== v25 ==
## smm
module smm(input clk, reset,
           input [7:0] readdata,
           output we, 
			  output [15:0] address,
			  output [7:0] writedata);
Settings: LEC_CHECK=0, CAP_MARGIN=20, CORE_MARGIN=2, CORE_UTILIZATION=64, CTS_CLUSTER_DIAMETER=397, CTS_CLUSTER_SIZE=99, PLACE_DENSITY=0.39, SLEW_MARGIN=20; clock period 3.41 ns.
run.sh (not shown) runs the stock make flow with config.mk's settings and CLKGATE_MAP_FILE=.
| v25 | all stages done | FAIL | setup timing |
## Diff of input files: v50 against v25
- CTS_CLUSTER_SIZE: 99 -> unset
- CTS_CLUSTER_DIAMETER: 397 -> unset
- PLACE_DENSITY: 0.39 -> 0.6
- CORE_UTILIZATION: 64 -> 41
- the clock period (ns, I/O delays scaled along): 3.41 -> 4.93
[summary]
Between v25 and v50, the final design area excluding fillers is higher for v25.
Worst endpoint required time for v50 is higher than for v25.
Looking at clock buffer instance count of the final layout, v50 sits above v25.
v25: flow complete, layout not clean; failing: setup timing
v50 | status: complete | timing, DRC, antenna: pass
Per the comparison of v50 with v25, total chip power saw a decrease; biggest cell delay along the critical path was more or less identical; mean routed wirelength per cell dropped 12 microns; iteration count of the initial detailed-routing pass went down.
Diff v25 -> v50: core utilization went down; internal power consumption now smaller; hold slack now smaller; count of plain and timing-repair buffers shrank by 55%.
Relative to v50, the following input files were edited for v45:
- CTS_CLUSTER_SIZE: unset -> 17
- CORE_UTILIZATION: 41 -> 69
- PLACE_DENSITY: 0.6 -> 0.67
- the clock period (ns, I/O delays scaled along): 4.93 -> 3.34
Notes after the runs:
- Taking v50 as the reference, in v45 number of buffers added to fix hold violations after cts stayed essentially flat; area enclosed by the die boundary shrank by about 40%; count of instances resized after the clock tree is built shows an increase of 47; setup fix buffers added after clock tree synthesis shows an increase of 21; standard-cell row count dropped 9.
- The initial standard-cell utilization of the core of v45 exceeds that of v50 by 29 points.
- What ended v45 was a tool error in global routing; the run never finished.
--- input diff v45..v38 ---
- PLACE_DENSITY: 0.67 -> unset
- CORE_UTILIZATION: 69 -> 48
- SETUP_SLACK_MARGIN: unset -> -0.26
- CTS_CLUSTER_SIZE: 17 -> 37
- the clock period (ns, I/O delays scaled along): 3.34 -> 2.65
## What came out
v38 finished all stages; however, its layout fails the closing checks, the failures being setup timing.
v38 -> v45: count of buffers from port buffering delta 0, exact match
On number of rows created at floorplan, the higher figure sits with v38, not v45.
Between v38 and v45, it is v38 whose placed standard-cell area is higher, by about 6%.
v38 ended up with a higher chip width than v45 did.
On number of setup buffers added after CTS, the lower figure sits with v38, not v45.
v38: placer congestion estimate 0.096 below v45
Chip area estimate from yosys synthesis came out exactly the same in v45 and v38.
v45 fits on a die that is smaller than the die of v38.
Compared v45 against v38; xor/xnor cell area share of the yosys netlist within noise.


Setup of oak:
Starting RTL as in the previous note.
make LEC_CHECK=0 ABC_AREA=1 CAP_MARGIN=40 CORE_ASPECT_RATIO=0.5 CORE_MARGIN=9 CORE_UTILIZATION=58 CTS_CLUSTER_DIAMETER=389 CTS_CLUSTER_SIZE=98 MAX_ROUTING_LAYER=met4 PLACE_DENSITY=0.41 SLEW_MARGIN=5 TNS_END_PERCENT=40 finish   # period 5.0 ns
## Diff of input files: pine against oak
- swapping 58 for 52 in CORE_UTILIZATION
- swapping 9 for 2 in CORE_MARGIN
- swapping 40 for 10 in TNS_END_PERCENT
- clearing MAX_ROUTING_LAYER, which used to be met4
- clearing CORE_ASPECT_RATIO, which used to be 0.5
- swapping 389 for 232 in CTS_CLUSTER_DIAMETER
- swapping 98 for 100 in CTS_CLUSTER_SIZE
- swapping 5 for 20 in SLEW_MARGIN
- clearing ABC_AREA, which used to be 1
- putting SETUP_SLACK_MARGIN at -0.5 where nothing was set
- swapping 0.41 for 0.86 in PLACE_DENSITY
- swapping 40 for 35 in CAP_MARGIN
Findings:
Clock group power of pine falls short of that of oak by more than a quarter. Clock-buffer cell count delta for pine relative to oak: 2 lower. oak vs pine, endpoint of the worst setup timing path: writedata[6] vs writedata[7]. In the reports for pine and oak, the smaller post-CTS clock slew at the launch and capture registers of the worst setup and hold paths belongs to oak. oak: done, clean on timing, DRC and antenna. Although pine finished all stages, its layout failed final checks on setup timing. [compare] base=oak new=pine: mean routed wirelength per cell has increased; final-report setup violation count higher; met1 global-route usage shows an increase of 7.9 points; register share after synthesis increased by 1.2 points relative to the old numbers. Re share of the clock period used by the worst path: pine is 13 points up on oak.
[inputs] birch vs pine
- CELL_PAD_IN_SITES_DETAIL_PLACEMENT newly set to 2
- PLACE_DENSITY_LB_ADDON newly set to 0.28
- CAP_MARGIN changed from 35 to 20
- SETUP_SLACK_MARGIN changed from -0.5 to 1.35
- CELL_PAD_IN_SITES_GLOBAL_PLACEMENT newly set to 0
- MAX_ROUTING_LAYER newly set to met4
- PLACE_DENSITY removed (was 0.86)
- CORE_UTILIZATION changed from 52 to 28
- CTS_CLUSTER_DIAMETER changed from 232 to 160
- SLEW_MARGIN changed from 20 to 15
- CTS_CLUSTER_SIZE removed (was 100)
- TNS_END_PERCENT removed (was 10)
- MIN_ROUTING_LAYER newly set to met2
--- outcome ---
Comparing pine and birch, the one run not ending clean was pine.
STATUS run=pine STAGES=ALL_DONE FINAL_CHECKS=FAILED CAUSE=setup timing
In birch, count of non-CTS buffers in the layout is higher than in pine.
Of the two candidates, pine has the better worst hold slack across all endpoints and birch the worse one.
Relative to pine, the post-route non-filler standard cell count measured on birch has increased by more than 10%.
Between pine and birch, the flow reports multi-input logic area increasing by more than 10%.
Row combinational power: birch higher / pine lower
Looking at worst setup slack, birch sits 0.73 ns above pine.
Sort pine and birch by final worst clock skew, ascending, and birch comes first.
Final estimated routing congestion in global placement for birch is higher than for pine.
What maple does differently from birch at the input level:
- removing SETUP_SLACK_MARGIN (formerly 1.35)
- removing CELL_PAD_IN_SITES_GLOBAL_PLACEMENT (formerly 0)
- removing PLACE_DENSITY_LB_ADDON (formerly 0.28)
- changing CORE_UTILIZATION from 28 to 56
- removing CTS_CLUSTER_DIAMETER (formerly 160)
- removing MAX_ROUTING_LAYER (formerly met4)
- changing SLEW_MARGIN from 15 to 20
Findings:
Any difference in post-synthesis chip area from yosys between birch and maple is small enough to ignore. Comparing birch against maple, there is no change at all in synthesized area. maple — core box area 52% lower, birch as reference. No final results exist for maple, since it was stopped by error DPL-0033 during detailed placement. [compare] base=birch new=maple: mux cell area share after synthesis closely matched the old numbers, floorplan-stage core utilization increased by 30 points relative to the old numbers. maple vs. birch: die width has decreased; number of distinct standard cells referenced by the synthesized netlist has remained practically unchanged. In maple relative to birch, chip footprint had gone down by more than a quarter. Going from birch to maple, die height dropped about 30%, share of synthesized registers carrying an async set or reset barely changed.
diff inputs: maple => cedar
- changing SLEW_MARGIN from 20 to 15
- setting MAX_ROUTING_LAYER to met5 for the first time
- setting CELL_PAD_IN_SITES_GLOBAL_PLACEMENT to 0 for the first time
- changing CELL_PAD_IN_SITES_DETAIL_PLACEMENT from 2 to 1
- setting SETUP_SLACK_MARGIN to 1.35 for the first time
- setting PLACE_DENSITY to 0.47 for the first time
- changing CORE_UTILIZATION from 56 to 28
- setting CTS_CLUSTER_DIAMETER to 160 for the first time
- changing CAP_MARGIN from 20 to 25
- setting TNS_END_PERCENT to 50 for the first time
Findings:
- Of maple and cedar, only maple never reached the final stage.
- maple got as far as detailed placement, where a tool error ended the run.
- On number of cell instances after yosys synthesis, cedar and maple are neck and neck.
- Summary of cedar over maple: area of the mapped netlist did not really move; number of enable-type register cells in the synthesized netlist was more or less identical; pre-placement core utilization shrank by 30 points.
- Die area ends up lower on maple.
Power figures rest on the tool's default switching activity, not on a simulated workload.
